## mac_unit
module mac_unit(input clk,en,clr,
                input [15:0]a,b,
                output [39:0]c);
For scale: ~170 flip-flops.
Settings: LEC_CHECK=0, ABC_AREA=1, CAP_MARGIN=5, CELL_PAD_IN_SITES_DETAIL_PLACEMENT=1, CELL_PAD_IN_SITES_GLOBAL_PLACEMENT=1, CORE_ASPECT_RATIO=0.5, CORE_MARGIN=7, CORE_UTILIZATION=70, CTS_CLUSTER_DIAMETER=360, CTS_CLUSTER_SIZE=34, GPL_ROUTABILITY_DRIVEN=1, GPL_TIMING_DRIVEN=0, MAX_ROUTING_LAYER=met4, MIN_ROUTING_LAYER=met2, PLACE_DENSITY=0.63, SLEW_MARGIN=20, TNS_END_PERCENT=40; clock period 10.6 ns.
run.sh (not shown) runs the stock make flow with config.mk's settings and CLKGATE_MAP_FILE=.
The baseline never finished: it broke off in global placement without I/O (3_1_place_gp_skip_io), error GPL-0301.
Edit:
Settings changed: ABC_AREA 1 to not set, CAP_MARGIN 5 to 20, CELL_PAD_IN_SITES_DETAIL_PLACEMENT 1 to not set, CELL_PAD_IN_SITES_GLOBAL_PLACEMENT 1 to not set, CORE_ASPECT_RATIO 0.5 to not set, CORE_MARGIN 7 to 2, CORE_UTILIZATION 70 to 72, CTS_CLUSTER_DIAMETER 360 to not set, CTS_CLUSTER_SIZE 34 to not set, GPL_ROUTABILITY_DRIVEN 1 to not set, GPL_TIMING_DRIVEN 0 to not set, MAX_ROUTING_LAYER met4 to not set, MIN_ROUTING_LAYER met2 to not set, PLACE_DENSITY 0.63 to not set, TNS_END_PERCENT 40 to not set.
Clock period 10.6 ns to 9.89 ns, I/O delays scaled along.
This time the run produced a layout that fails on setup timing.
Die area shrinks by 22%.
Synthesized area shrinks by 9.4%.
Synthesized cell count shrinks by 30%.
Edit:
Settings changed: CORE_UTILIZATION 72 to 57, SETUP_SLACK_MARGIN set to 2.65.
Clock period 9.89 ns to 9.96 ns, I/O delays scaled along.
Effect: The new run reached the layout checks and failed them: setup timing. Area after synthesis does not change. Critical path depth shrinks by 2. Setup slack gains 290 ps. Routed wire length is lower by roughly a tenth.
Edit:
Settings changed: ABC_AREA set to 1, CORE_UTILIZATION 57 to 70, SETUP_SLACK_MARGIN 2.65 to 2.37.
Clock period 9.96 ns to 13.6 ns, I/O delays scaled along.
After rerunning: With this change the flow ran to the end with no violations. Die size shrinks by 9.9%. Final area grows by about 3%. Synthesized area grows by 10%.
Edit:
Settings changed: CAP_MARGIN 20 to 5, CELL_PAD_IN_SITES_DETAIL_PLACEMENT set to 1, CELL_PAD_IN_SITES_GLOBAL_PLACEMENT set to 1, CORE_ASPECT_RATIO set to 1.19, CORE_MARGIN 2 to 7, CORE_UTILIZATION 70 to 18, CTS_CLUSTER_DIAMETER set to 360, CTS_CLUSTER_SIZE set to 34, GPL_ROUTABILITY_DRIVEN set to 1, GPL_TIMING_DRIVEN set to 0, MAX_ROUTING_LAYER set to met4, MIN_ROUTING_LAYER set to met2, PLACE_DENSITY set to 0.63, SETUP_SLACK_MARGIN 2.37 to 2.14, TNS_END_PERCENT set to 90.
Effect: With this change the flow completed, yet does not pass: setup timing; global-route usage came out lower by 19 points; register-to-register slack gets worse by 420 ps; via count came out higher by a quarter to a third; first-iteration DRC count came out higher by well over a third; wire length came out higher by about a fifth.
Edit:
Settings changed: CAP_MARGIN 5 to 25, CORE_ASPECT_RATIO 1.19 to not set, CORE_MARGIN 7 to 2, CORE_UTILIZATION 18 to 27, CTS_CLUSTER_DIAMETER 360 to not set, GPL_ROUTABILITY_DRIVEN 1 to 0, GPL_TIMING_DRIVEN 0 to not set, MIN_ROUTING_LAYER met2 to not set, SETUP_SLACK_MARGIN 2.14 to -0.46, TNS_END_PERCENT 90 to not set.
Clock period 13.6 ns to 7.58 ns, I/O delays scaled along.
The changed run completed and failed the layout checks on setup timing.
Hold slack improved by 11 ps.
Routed wire length goes down by a few percent.
Die area goes down by well over a third.
Worst setup slack got worse by 5600 ps.
Synthesized area does not change.
Global-route usage goes up by 0.48 points.
Core utilization goes up by 11 points.
Register-to-register slack got worse by 5600 ps.
Design area goes down slightly.


Starting RTL as in the previous note.
Settings: LEC_CHECK=0, CAP_MARGIN=5, CORE_MARGIN=2, CORE_UTILIZATION=68, CTS_CLUSTER_DIAMETER=29, CTS_CLUSTER_SIZE=86, HOLD_SLACK_MARGIN=-0.08, MAX_ROUTING_LAYER=met4, SETUP_SLACK_MARGIN=1.23, SLEW_MARGIN=20; clock period 9.96 ns.
The starting point completed and failed the layout checks on setup timing.
Change:
CAP_MARGIN = 20   (was 5)
CORE_UTILIZATION = 65   (was 68)
CTS_CLUSTER_DIAMETER = unset   (was 29)
HOLD_SLACK_MARGIN = unset   (was -0.08)
MAX_ROUTING_LAYER = unset   (was met4)
SETUP_SLACK_MARGIN = 0.15   (was 1.23)
The new run completed, yet does not pass: setup timing; die size increases by a few percent; wire length decreases by a few percent; critical path depth increases by 2; synthesized cell count is unchanged; worst setup slack degrades by 0.11 ns.
Change:
ABC_AREA = 1   (was unset)
CORE_UTILIZATION = 70   (was 65)
CTS_CLUSTER_SIZE = unset   (was 86)
SETUP_SLACK_MARGIN = 1.8   (was 0.15)
clock period = 13.9 ns   (was 9.96 ns; I/O delays follow)
The changed run finished clean. Fmax goes down by about 1.8%. Global-route usage increases by 4.7 points. Non-clock buffer count went down by 74. Register-to-register slack improves by 3.7 ns. First-iteration DRC count increases by about 110%.


mac_unit again, from the RTL that the note above started with.
clock: 6.57 ns
lec_check: 0
abc_area: 1
cap_margin: 20
core_aspect_ratio: 1.36
core_margin: 2
core_utilization: 72
cts_cluster_diameter: 400
cts_cluster_size: 10
hold_slack_margin: 0.28
place_density: 0.36
setup_slack_margin: 1.54
slew_margin: 20
tns_end_percent: 10
The baseline ran to the end with violations: negative setup slack.
Next try:
==> flow/config.mk (replaced) <==
export PLATFORM = sky130hd
export DESIGN_NAME = mac_unit
export DESIGN_NICKNAME = mac_unit
export VERILOG_FILES = /design/flow/design.v
export SDC_FILE = /design/flow/constraint.sdc
export NUM_CORES = 4
export LEC_CHECK = 0
export ABC_AREA = 1
export CAP_MARGIN = 20
export CORE_MARGIN = 2
export CORE_UTILIZATION = 72
export CTS_CLUSTER_DIAMETER = 218
export CTS_CLUSTER_SIZE = 79
export PLACE_DENSITY_LB_ADDON = 0.08
export SLEW_MARGIN = 20
==> flow/constraint.sdc (replaced) <==
create_clock -name core_clock -period 11.7 [get_ports {clk}]
set_input_delay 2.3400 -clock core_clock [delete_from_list [all_inputs] [get_ports {clk}]]
set_output_delay 2.3400 -clock core_clock [all_outputs]
set_load 0.01 [all_outputs]
The new run ran to the end with violations: negative setup slack.
Via count climbs by 1.4%.
Routed wire length climbs by about 2.8%.
Core utilization stays flat.
Synthesized area is unchanged.
Critical path depth stays the same.
Next try:
--- a/flow/config.mk
+++ b/flow/config.mk
@@ -9,7 +9,6 @@
 export CAP_MARGIN = 20
 export CORE_MARGIN = 2
-export CORE_UTILIZATION = 72
-export CTS_CLUSTER_DIAMETER = 218
-export CTS_CLUSTER_SIZE = 79
-export PLACE_DENSITY_LB_ADDON = 0.08
+export CORE_UTILIZATION = 70
+export CTS_CLUSTER_DIAMETER = 106
+export SETUP_SLACK_MARGIN = -0.71
 export SLEW_MARGIN = 20
What happened: The changed run finished but fails on negative setup slack; global-route usage came out lower by 6.8 points; hold slack hardly moves; routed wire length fell by 13%.
Next try:
--- a/flow/config.mk
+++ b/flow/config.mk
@@ -9,6 +9,5 @@
 export CAP_MARGIN = 20
 export CORE_MARGIN = 2
-export CORE_UTILIZATION = 70
-export CTS_CLUSTER_DIAMETER = 106
-export SETUP_SLACK_MARGIN = -0.71
+export CORE_UTILIZATION = 68
+export CTS_CLUSTER_DIAMETER = 218
 export SLEW_MARGIN = 20
Result: The changed run ran to the end with violations: negative setup slack. Critical path depth is unchanged. Area after synthesis is unchanged.
Next try:
--- a/flow/config.mk
+++ b/flow/config.mk
@@ -8,6 +8,12 @@
 export ABC_AREA = 1
 export CAP_MARGIN = 20
+export CORE_ASPECT_RATIO = 0.95
 export CORE_MARGIN = 2
-export CORE_UTILIZATION = 68
+export CORE_UTILIZATION = 72
 export CTS_CLUSTER_DIAMETER = 218
-export SLEW_MARGIN = 20
+export CTS_CLUSTER_SIZE = 79
+export GPL_ROUTABILITY_DRIVEN = 0
+export HOLD_SLACK_MARGIN = 0.29
+export PLACE_DENSITY_LB_ADDON = 0.08
+export SETUP_SLACK_MARGIN = 1.83
+export SLEW_MARGIN = 40
The new run completed and failed the layout checks on negative setup slack.
Clock-buffer cell count is unchanged.
Die size decreases by 5.4%.
Cell area increases by 1.4%.
Worst setup slack loses 0.25 ns.
Sequential share of layout area decreases by 0.23 points.
Critical path depth does not change.
Utilization rose by 5.8 points.
Clock skew increases by 0.0061 ns.
First-iteration DRC count goes up by 67%.
Next try:
--- a/flow/config.mk
+++ b/flow/config.mk
@@ -7,6 +7,5 @@
 export LEC_CHECK = 0
 export ABC_AREA = 1
-export CAP_MARGIN = 20
-export CORE_ASPECT_RATIO = 0.95
+export CAP_MARGIN = 40
 export CORE_MARGIN = 2
 export CORE_UTILIZATION = 72
@@ -16,4 +15,4 @@
 export HOLD_SLACK_MARGIN = 0.29
 export PLACE_DENSITY_LB_ADDON = 0.08
-export SETUP_SLACK_MARGIN = 1.83
+export SETUP_SLACK_MARGIN = -1.13
 export SLEW_MARGIN = 40
The changed run reached the layout checks and failed them: negative setup slack.
Global-route usage decreases by 0.36 points.
Wire length decreases by 6.0%.
Count of clock-buffer cells in the layout increases by 1.
First-iteration DRC count decreases by 22%.
Design area decreases by 2.4%.
Area after synthesis does not change.
